==> job 8747: inputs <==
==> flow/design.v <==
module mult32(input clk,
	      input rst,
	      input en,
	      input [31:0] a,
	      input [31:0] b,
	      output [31:0] z,
				output output_ready);
reg [49:0] temp_out ;
reg s_a, s_b, s_z;
reg [9:0] e_a, e_b, e_z;
reg [23:0] m_a, m_b, m_z;
reg guard, round, lonz;
reg [31:0] Z, temp2;
reg out_ready;
reg [31:0] z_q;
reg out_ready_q;
reg [5:0] diff2;
reg [15:0] val16;
reg [7:0] val8;
reg [3:0] val4;
always@(posedge clk)
begin
	if(rst == 1)
	begin
		Z = 32'd0;
		out_ready = 0;
	end
	else if(en == 0)
	begin
		out_ready = 0;
	end
	else if(en == 1)
	begin 
		s_a = a[31];
		s_b = b[31];
		e_a = a[30:23] - 127;
		e_b = b[30:23] - 127;
		m_a[22:0] = a[22:0];
		m_b[22:0] = b[22:0];
		m_a[23] = 1;
		m_b[23] = 1;
		if((e_a == 128 && m_a[22:0] != 0) || (e_b == 128 && m_b[22:0] != 0))
		begin
			Z[31] = 1;
			Z[30:23] = 8'hff;
			Z[22] = 1;
			Z[21:0] = 0;
			out_ready = 1;
		end
		else if(e_a == 128)
		begin
			if(($signed(e_b) == -127) && (m_b[22:0] == 0))
			begin
				Z[31] = 1;
				Z[30:23] = 8'hff;
				Z[22] = 1;
				Z[21:0] = 0;
				out_ready = 1;
			end
			else
			begin
				Z[31] = s_a ^ s_b;
				Z[30:23] = 8'hff;
				Z[22:0] = 0;
				out_ready = 1;
			end
		end
		else if(e_b == 128)
		begin
			if(($signed(e_a) == -127) && (m_a[22:0] == 0))
			begin
				Z[31] = 1;
				Z[30:23] = 8'hff;
				Z[22] = 1;
				Z[21:0] = 0;
				out_ready = 1;
			end
			else
			begin
				Z[31] = s_a ^ s_b;
				Z[30:23] = 8'hff;
				Z[22:0] = 0;
				out_ready = 1;
			end
		end
		else if($signed(e_a) == -127 && m_a[22:0] == 23'd0)  	
		begin	   
			Z[31] = s_a ^ s_b;
			Z[30:23] = 0;
			Z[22:0] = 0;
			out_ready = 1;
		end
		else if($signed(e_b) == -127 && m_b[22:0] == 23'd0)	
		begin	   
			Z[31] = s_a ^ s_b;
			Z[30:23] = 0;
			Z[22:0] = 0;
			out_ready = 1;
		end
		else
		begin
			s_z = s_a ^ s_b;
			e_z = e_a + e_b + 1;
			temp_out = m_a * m_b * 4;
			m_z = temp_out [49:26];
			guard = temp_out [25];
			round = temp_out [24];
			lonz = (temp_out[23:0] != 0);
			if(m_z[23] == 0)
			begin
				temp2 [23:0] = m_z[23:0];
				temp2 [31:24] = 0;
				if (temp2 == 0)
				begin 
					diff2 = 32;
				end
				else
				begin
    			diff2[5] = 1'b0;
  		  	diff2[4] = (temp2[31:16] == 16'b0);
    			val16 = diff2[4] ? temp2[15:0] : temp2[31:16];
    			diff2[3] = (val16[15:8] == 8'b0);
    			val8 = diff2[3] ? val16[7:0] : val16 [15:8];
    			diff2[2] = (val8[7:4] == 4'b0);
    			val4 = diff2[2] ? val8[3:0] : val8[7:4];
    			diff2[1] = (val4[3:2] == 2'b0);
    			diff2[0] = diff2[1] ? ~val4[1] : ~val4[3];
				end
				m_z = m_z << (diff2 - 8);
				e_z = e_z - (diff2 - 8);
			end
			if (guard && (round | lonz | m_z[0]))
			begin
				m_z = m_z + 1;
				if(m_z == 24'hffffff)
				begin
					e_z = e_z + 1;
				end
			end
			Z[22:0] = m_z [22:0];
			Z[31:23] = e_z [7:0] + 127;	
			Z[31] = s_z;
			if($signed(e_z) < -126)
			begin
				Z[31:0] = 0; 
			end
			if($signed(e_z) == -126 && m_z[23] == 0)
			begin
				Z[30:23] = 0;
			end	
			if($signed(e_z) > 127)
			begin
				Z[22:0] = 0;
				Z[30:23] = 8'hff;
				Z[31] = s_z;
			end
			out_ready = 1;		
		end
	end
	z_q <= Z;
	out_ready_q <= out_ready;
end
assign z = z_q;
assign output_ready = out_ready_q;
endmodule	
module adder32(input clk,
						 input rst,
						 input en,
						 input [31:0] a,
						 input [31:0] b,
						 output [31:0] z,
						 output output_ready);
reg s_a, s_b, s_z;
reg [9:0] e_a, e_b, e_z, e_min, diff;
reg [26:0] m_a, m_b;
reg [23:0] m_z;
reg [27:0] temp;
reg guard, round, lonz;
reg [31:0] Z, temp2;
reg out_ready;
reg [31:0] z_q;
reg out_ready_q;
reg [5:0] diff2;
reg [15:0] val16;
reg [7:0] val8;
reg [3:0] val4;
always@(posedge clk)
begin		
	if(rst == 1)
	begin
		diff = 0;
		diff2 = 0;
		Z = 32'd0;
		out_ready = 0;
		temp = 0;
	end
	else if (en == 0)
	begin
		out_ready = 0;
	end
	else if (en == 1)
	begin
		s_a = a[31];
		s_b = b[31];
		e_a = a[30:23] - 127;
		e_b = b[30:23] - 127;
		m_a[26] = 1;
		m_b[26] = 1;
		m_a [25:3]= a[22:0];
		m_b [25:3]= b[22:0];
		m_a [2:0] = 3'd0;
		m_b [2:0] = 3'd0;
		if((e_a == 128 && m_a[25:0] != 0) || (e_b == 128 && m_b[25:0] != 0))
		begin
			Z[31] = 1;
			Z[30:23] = 8'hff;
			Z[22] = 1;
			Z[21:0] = 0;
			out_ready = 1;
		end
		else if(e_a == 128)
		begin
			Z[31] = s_a;
			Z[30:23] = 8'hff;
			Z[22:0] = 0;
			out_ready = 1;
		end
		else if(e_b == 128)
		begin
			Z[31] = s_b;
			Z[30:23] = 8'hff;
			Z[22:0] = 0;
			out_ready = 1;
		end
		else if(($signed(e_a) == -127 && m_a[25:0] == 0) && ($signed(e_b) == -127 && m_b[25:0] == 0))
		begin	   
			Z[31] = s_a & s_b;
			Z[30:23] = 0;
			Z[22:0] = 0;
			out_ready = 1;
		end
		else if($signed(e_a) == -127 && m_a[25:0] == 0) 	
		begin	   
			Z[31] = s_b;
			Z[30:23] = e_b[7:0] + 127;
			Z[22:0] = m_b[25:3];
			out_ready = 1;
		end
		else if($signed(e_b) == -127 && m_b[25:0] == 0)  	
		begin	   
			Z[31] = s_a;
			Z[30:23] = e_a[7:0] + 127;
			Z[22:0] = m_a[25:3];
			out_ready = 1;
		end
		else if(($signed(e_a) == $signed(e_b)) && (m_a == m_b) && (s_a != s_b))			
		begin
			Z[31] = 0;
			Z[30:23] = 0;
			Z[22:0] = 0;
			out_ready = 1;
		end
		else
		begin
			if($signed(e_a) > $signed(e_b))
			begin
				diff = e_a - e_b;
				e_b = e_b + diff;
				m_b = m_b >> diff;
				m_b[0] = m_b[0] | m_b[1];
			end
			else if ($signed(e_a) < $signed(e_b))
			begin
				diff = e_b - e_a;
				e_a = e_a + diff;
				m_a = m_a >> diff;
				m_a[0] = m_a[0] | m_a[1];
			end
			e_z = e_a;
			if(s_a == s_b)
			begin
				temp = m_a + m_b;
				s_z = s_a;
			end
			else
			begin
				if(m_a >= m_b)
				begin
					temp = m_a - m_b;
					s_z = s_a;
				end
				else
				begin
					temp = m_b - m_a;
					s_z = s_b;
				end
			end
			if(temp[27] == 1)
			begin
				m_z = temp[27:4];
				e_z = e_z + 1;
				guard = temp[3];
				round = temp[2];
				lonz = temp[1] | temp[0];
			end
			else
			begin
				m_z = temp[26:3];
				guard = temp[2];
				round = temp[1];
				lonz = temp[0];
				m_z[0] = guard;
			end
			if(m_z [23] == 0)
			begin
				temp2 [23:0] = m_z;
				temp2 [31:24] = 0;
				if (temp2 == 0)
				begin 
					diff2 = 32;
				end
				else
				begin
    			diff2[5] = 1'b0;
  		  	diff2[4] = (temp2[31:16] == 16'b0);
    			val16 = diff2[4] ? temp2[15:0] : temp2[31:16];
    			diff2[3] = (val16[15:8] == 8'b0);
    			val8 = diff2[3] ? val16[7:0] : val16 [15:8];
    			diff2[2] = (val8[7:4] == 4'b0);
    			val4 = diff2[2] ? val8[3:0] : val8[7:4];
    			diff2[1] = (val4[3:2] == 2'b0);
    			diff2[0] = diff2[1] ? ~val4[1] : ~val4[3];
				end
				m_z = m_z << (diff2 - 8);
				e_z = e_z - (diff2 - 8);
			end
			if(guard && (round | lonz | m_z[0]))
			begin
				m_z = m_z + 1;
				if(m_z == 24'hffffff)
				begin
					e_z = e_z + 1;
				end
			end
			Z[22:0] = m_z [22:0];
			Z[30:23] = e_z[7:0] + 127;	
			Z[31] = s_z;
			if($signed(e_z) < -126)
			begin
				Z[31:0] = 0; 
			end
			if($signed(e_z) == -127 && m_z[23] == 0)
				Z[30:23] = 0;
			if ($signed(e_z) == -127 && m_z[23:0] == 24'h0)
			          Z[31] = 0;  
			if($signed(e_z) > 127)
			begin
				Z[22:0] = 0;
				Z[30:23] = 8'hff;
				Z[31] = s_z;
			end
			out_ready = 1;	
		end
	end
	z_q <= Z;
	out_ready_q <= out_ready;
end
assign z = z_q;
assign output_ready = out_ready_q;
endmodule
module PE (input [31:0] x, input [31:0] w, input [31:0] acc, output reg [31:0] res, input clk, output reg [31:0] wout);
  reg [31:0] S1;
  wire [31:0] addout,multout;
  always @(posedge clk) begin
    res <= addout;
    wout <= w;
  end
mult32 m1(.clk(clk),.en(1'b1),.rst(1'b0),.a(x),.b(w),.z(multout),.output_ready());
adder32 a1(.clk(clk),.en(1'b1),.rst(1'b0),.a(multout),.b(acc),.z(addout),.output_ready());
endmodule
==> flow/run.sh <==
#!/bin/bash
# the make line also repeats each setting of config.mk as NAME=value (left out here)
make -C /OpenROAD-flow-scripts/flow DESIGN_CONFIG=/design/flow/config.mk WORK_HOME=/design/flow/orfs CLKGATE_MAP_FILE= finish
==> flow/config.mk <==
export PLATFORM = sky130hd
export DESIGN_NAME = PE
export DESIGN_NICKNAME = PE
export VERILOG_FILES = /design/flow/design.v
export SDC_FILE = /design/flow/constraint.sdc
export NUM_CORES = 4
export LEC_CHECK = 0
export ABC_AREA = 1
export CAP_MARGIN = 20
export CELL_PAD_IN_SITES_DETAIL_PLACEMENT = 1
export CELL_PAD_IN_SITES_GLOBAL_PLACEMENT = 3
export CORE_ASPECT_RATIO = 0.82
export CORE_MARGIN = 10
export CORE_UTILIZATION = 68
export CTS_CLUSTER_DIAMETER = 142
export CTS_CLUSTER_SIZE = 48
export MIN_ROUTING_LAYER = met2
export PLACE_DENSITY_LB_ADDON = 0.21
export SETUP_SLACK_MARGIN = 1.98
export SLEW_MARGIN = 15
export TNS_END_PERCENT = 55
==> flow/constraint.sdc <==
create_clock -name core_clock -period 19.9 [get_ports {clk}]
set_input_delay 3.9800 -clock core_clock [delete_from_list [all_inputs] [get_ports {clk}]]
set_output_delay 3.9800 -clock core_clock [all_outputs]
set_load 0.01 [all_outputs]
==> job 6890: changes against job 8747 <==
==> flow/config.mk (replaced) <==
export PLATFORM = sky130hd
export DESIGN_NAME = PE
export DESIGN_NICKNAME = PE
export VERILOG_FILES = /design/flow/design.v
export SDC_FILE = /design/flow/constraint.sdc
export NUM_CORES = 4
export LEC_CHECK = 0
export CAP_MARGIN = 20
export CORE_MARGIN = 2
export CORE_UTILIZATION = 39
export SLEW_MARGIN = 20
==> flow/constraint.sdc (replaced) <==
create_clock -name core_clock -period 17.6 [get_ports {clk}]
set_input_delay 3.5200 -clock core_clock [delete_from_list [all_inputs] [get_ports {clk}]]
set_output_delay 3.5200 -clock core_clock [all_outputs]
set_load 0.01 [all_outputs]
==> flow_summary_export.csv <==
group,metric,value,unit
run_status,status,"finished clean",
synthesis,ys_cells,5783,
synthesis,syn_inst,5783,
synthesis,postSynthSeqShare,5.88,%
Source of the figures above: job 6890

==> flow_summary_export.csv <==
group,metric,value,unit
run_status,status,"stopped before the end",
run_status,lastStage,"global placement without I/O (3_1_place_gp_skip_io)",
run_status,first-error,"[ERROR FLW-0024] Place density exceeds 1.0 (current PLACE_DENSITY_LB_ADDON =  0.21). Please check if the value of  PLACE_DENSITY_LB_ADDON is between 0 and 0.99.",
synthesis,postSynthSeqShare,6.13,%
synthesis,syn_inst,6637,
Source of the figures above: job 8747

